alpha:
// comp_mult_top
module comp_mult_top #(
parameter NO_MULT   = 4     ,  
parameter APB_BADDR = 0     ,  
parameter SYS_AW    = 16    ,  
parameter REG_DW    = 16       
)(
input                    clk         ,  
input                    rst_n       ,  
input      [ SYS_AW-1:0] apb_paddr   ,  
input                    apb_psel    ,  
input                    apb_penable ,  
input                    apb_pwrite  ,  
input      [REG_DW -1:0] apb_pwdata  ,  
output                   apb_pready  ,  
output reg [REG_DW -1:0] apb_prdata  ,  
output reg               apb_pslverr ,  
output reg               mem_ce      ,  
output reg               mem_we      ,  
output reg [SYS_AW -1:0] mem_addr    ,  
output reg [     8 -1:0] mem_wr_data ,  
input      [     8 -1:0] mem_rd_data    
);
localparam DWIDTH = 8 ;
localparam IDLE   = 2'b00;  
localparam RD_OPS = 2'b01;  
localparam WORK   = 2'b10;  
localparam WR_RES = 2'b11;  
reg  [       REG_DW -1:0] op1_addr      ;  
reg  [       REG_DW -1:0] op2_addr      ;  
reg  [       REG_DW -1:0] res_addr      ;  
reg  [       REG_DW -1:0] no_op         ;  
reg  [       REG_DW -1:0] cfg_start     ;  
reg  [       REG_DW -1:0] sts_stop      ;  
  ...
make LEC_CHECK=0 CAP_MARGIN=40 CELL_PAD_IN_SITES_GLOBAL_PLACEMENT=0 CORE_MARGIN=2 CORE_UTILIZATION=67 CTS_CLUSTER_DIAMETER=334 CTS_CLUSTER_SIZE=100 SLEW_MARGIN=0 TNS_END_PERCENT=10 finish   # period 10.0 ns
run.sh (not shown) runs the stock make flow with config.mk's settings and CLKGATE_MAP_FILE=.
For beta, these inputs were changed with respect to alpha:
Settings: CORE_UTILIZATION: 67 -> 40; CELL_PAD_IN_SITES_GLOBAL_PLACEMENT: 0 -> unset; TNS_END_PERCENT: 10 -> unset; CAP_MARGIN: 40 -> 20; CTS_CLUSTER_DIAMETER: 334 -> unset; CTS_CLUSTER_SIZE: 100 -> unset; SLEW_MARGIN: 0 -> 20.
Findings:
Of alpha and beta, the lower sequential share of layout area belongs to beta.
Relative to alpha, the placed standard-cell area of beta is higher by about 1.1%.
Going from alpha to beta, global-route wire length before repair grew by a few percent.
On beta: via density per instance is 0.65 lower than what alpha gave.
Compared to alpha, beta has cell depth of the worst flop-to-flop path 3 lower.
The setup slack of beta is larger than that of alpha.
Core utilization was higher in the run labelled alpha.
Taking alpha as the reference, in beta y dimension of the die moved up; clock group power moved up.
No stage failed in beta, and the final checks on the layout all came back clean.
Summary: time the worst path needs with I/O delays and setup, beta better than alpha
Inputs modified between beta and gamma:
Settings: CORE_MARGIN changed from 2 to 9; MIN_ROUTING_LAYER newly set to met2; MAX_ROUTING_LAYER newly set to met4; CELL_PAD_IN_SITES_DETAIL_PLACEMENT newly set to 2; CORE_ASPECT_RATIO newly set to 0.65.
Results
When the final numbers for beta and gamma were put side by side, the switching power as a share of total power turned out to be smaller in beta. Die size deteriorates in gamma relative to beta. Via count grows by more than half when moving from beta to gamma. Area fraction in full adders, half adders and majority gates: gamma vs beta identical. In the tables for beta and gamma, non-clock buffer count reads higher with gamma.
Changes in delta relative to gamma:
Settings: swapping 20 for 15 in CAP_MARGIN; swapping 9 for 2 in CORE_MARGIN; clearing CELL_PAD_IN_SITES_DETAIL_PLACEMENT, which used to be 2; clearing CORE_ASPECT_RATIO, which used to be 0.65; putting TNS_END_PERCENT at 10 where nothing was set; clearing MAX_ROUTING_LAYER, which used to be met4; putting CELL_PAD_IN_SITES_GLOBAL_PLACEMENT at 0 where nothing was set; clearing MIN_ROUTING_LAYER, which used to be met2; putting CTS_CLUSTER_SIZE at 41 where nothing was set; putting CTS_CLUSTER_DIAMETER at 334 where nothing was set; swapping 40 for 67 in CORE_UTILIZATION.
[summary]
Comparing delta and gamma, the higher global-route track usage on met3 is on gamma. Sort delta and gamma by proportion of power drawn by combinational gates desc -> top: gamma. Summary of delta over gamma: count of standard-cell rows lost 3.0%; wire length lost 42%; wire length of the first global-routing pass lost 38%; cell area lost 1.9%; total power of the final layout lost about 11%.
No activity file was given, so power comes from the tool's default toggle rates.
